before:
Design battleship, start of the top module:
module battleship(
input wire clk,
input wire rst,  
input wire ARDUINO_A0,    
input wire ARDUINO_A1,    
input wire ARDUINO_A2,    
input wire ARDUINO_A3,    
output reg ARDUINO_IO0,   
output reg ARDUINO_IO1,   
output reg ARDUINO_IO2,   
output reg ARDUINO_IO6,   
output reg ARDUINO_IO7,   
output reg ARDUINO_IO8,   
output reg ARDUINO_IO9,   
output reg ARDUINO_IO10,  
output reg ARDUINO_IO11,  
output reg ARDUINO_A4,  
output reg ARDUINO_A5,  
output reg PMOD1_D0_P,  
output reg PMOD1_D0_N,  
output reg PMOD1_D1_P,  
output reg PMOD1_D1_N,  
output reg PMOD1_D2_P,  
output reg PMOD1_D2_N,  
output reg PMOD2_D0_P,  
output reg PMOD2_D0_N,  
output reg PMOD2_D1_P,  
output reg PMOD2_D2_P,  
output reg PMOD2_D2_N,  
output reg PMOD2_D3_P,  
output reg ARDUINO_IO3,   
output reg ARDUINO_IO4,   
output reg ARDUINO_IO5    
);
For scale: ~1200 cells after synthesis, roughly 190 flip-flops, about 32 I/O pins, about 9600 um2 of cells after synthesis.
clock: 5.0 ns
lec_check: 0
cap_margin: 20
core_aspect_ratio: 0.5
core_margin: 2
core_utilization: 40
cts_cluster_diameter: 329
cts_cluster_size: 98
slew_margin: 20
run.sh (not shown) runs the stock make flow with config.mk's settings and CLKGATE_MAP_FILE=.
before closes out successfully: all stages finished, all timing, DRC and antenna checks passed.
What after does differently from before at the input level:
Settings: GPL_ROUTABILITY_DRIVEN now 0, previously not set; PLACE_DENSITY now 0.47, previously not set; TNS_END_PERCENT now 55, previously not set.
--- outcome ---
Compared with before, in after design area picked up an extra about 0.45%, worst setup margin lost 0.023 ns, hold slack lost 0.0076 ns, number of logic gates neither gained nor lost much.
Looking at maximum frequency across both flows, after is the weaker of the two, with before ahead.
Of before and after, the lower post-layout period usage of the worst path belongs to before.
There was hardly any difference in worst-skew pair later-pin latency between after and before.
after against before: share of cell area taken by multi-input logic gates comparable; register-to-register path setup slack now smaller.


Setup of run 1:
Starting RTL as in the previous note.
Settings: LEC_CHECK=0, ABC_AREA=1, CAP_MARGIN=20, CORE_MARGIN=2, CORE_UTILIZATION=64, SLEW_MARGIN=20; clock period 3.28 ns.
### run 1 -> run 2
# run 1
export LEC_CHECK = 0
export ABC_AREA = 1
export CAP_MARGIN = 20
export CORE_MARGIN = 2
export CORE_UTILIZATION = 64
export SLEW_MARGIN = 20
create_clock -name core_clock -period 3.28 [get_ports {clk}]
# run 2
export LEC_CHECK = 0
export CAP_MARGIN = 20
export CORE_MARGIN = 2
export CORE_UTILIZATION = 40
export SLEW_MARGIN = 20
create_clock -name core_clock -period 2.93 [get_ports {clk}]
[summary]
- Run 2 finished every stage; the final checks, however, were not passed, the failures being setup timing.
- Changes observed in run 2 relative to run 1: delay of the slowest cell on the worst path picked up an extra 40 ps; power consumed by combinational cells lost about 16%.
- Adder and majority gate portion of the synthesized area (lower): run 1
- Per the comparison of run 2 with run 1, worst hold slack level; final cell count dropped 196; logic gate share of total power moved down.
- [run 2 vs run 1] share of final layout cell area taken by non-clock buffers: higher in run 2
- The more densely filled core belongs to run 1, not run 2.
- The number of stages on the worst setup path number comes out higher for run 1 vs run 2.
- Taking run 1 as the reference point, the clock share of power of run 2 rises by 1.2 points.
The inputs of run 3 differ from those of run 2 as listed below.
# run 2
export LEC_CHECK = 0
export CAP_MARGIN = 20
export CORE_MARGIN = 2
export CORE_UTILIZATION = 40
export SLEW_MARGIN = 20
create_clock -name core_clock -period 2.93 [get_ports {clk}]
# run 3
export LEC_CHECK = 0
export CAP_MARGIN = 20
export CORE_MARGIN = 2
export CORE_UTILIZATION = 40
export SLEW_MARGIN = 20
create_clock -name core_clock -period 4.35 [get_ports {clk}]
## What came out
- Run 3 finished all stages; the layout is clean.
- Summary — met3 wirelength from detailed routing, run 3 relative to run 2: lower, by 24 µm.
- Compared with run 2, in run 3 largest stage delay on the critical path -30 ps, routed wire length dropped 1600 µm, top fanout value on the critical path saw an increase, fmax went down 29 MHz, utilization moved down.
- [compare] base=run 2 new=run 3: portion of total power attributed to combinational logic shrank by 0.3 points, hold slack shrank by 9.0 ps.
- A timing endpoint of the critical path of playerTwoSHIPSBoard[1][0] is what run 3 shows, while playerTwoSHIPSBoard[8][0] belongs to run 2.
Modified inputs, run 4 compared to run 3
# run 3
export LEC_CHECK = 0
export CAP_MARGIN = 20
export CORE_MARGIN = 2
export CORE_UTILIZATION = 40
export SLEW_MARGIN = 20
create_clock -name core_clock -period 4.35 [get_ports {clk}]
# run 4
export LEC_CHECK = 0
export ABC_AREA = 1
export CAP_MARGIN = 20
export CORE_MARGIN = 2
export CORE_UTILIZATION = 72
export SLEW_MARGIN = 20
create_clock -name core_clock -period 4.21 [get_ports {clk}]
## What came out
Comparing run 3 and run 4, the lower routed metal-1 wirelength was measured on run 4. Looking at total placed cells including tap cells, run 4 sits above run 3. Run 4 vs. run 3: met3 wire length went up by about 80%; final setup slack of the worst path went up by 49 ps; depth of the worst hold-timing path was more or less identical; final routed wirelength across all metal layers went up by about 16%; count of clock-buffer cells in the layout went up by 2. Comparing layout-stage area growth over the synthesis result for run 3 and run 4, the bigger number came from run 3.
diff inputs: run 4 => run 5
# run 4
export LEC_CHECK = 0
export ABC_AREA = 1
export CAP_MARGIN = 20
export CORE_MARGIN = 2
export CORE_UTILIZATION = 72
export SLEW_MARGIN = 20
create_clock -name core_clock -period 4.21 [get_ports {clk}]
# run 5
export LEC_CHECK = 0
export CAP_MARGIN = 20
export CORE_MARGIN = 2
export CORE_UTILIZATION = 69
export SLEW_MARGIN = 20
create_clock -name core_clock -period 3.41 [get_ports {clk}]
Notes after the runs:
- Run 5 | stages: all done | timing, DRC, antenna: all pass
- Taking run 4 as the reference, in run 5 routed length on met2 decreased about 11%, sequential share of layout area increased by 1.7 points relative to the old numbers, final design instance area without fill went down, final-report max-slew violation count barely changed, xor-xnor portion of the synthesized cell area shows an increase of 4.2 points.
- Placed wire-length estimate shrinks by more than 10% when moving from run 4 to run 5.
- Higher synthesis-to-finish area growth was reported by run 5, not run 4.
- In the reports for run 4 and run 5, the smaller global routing usage summed across all routing layers belongs to run 5.
Power and IR drop assume default switching activity.
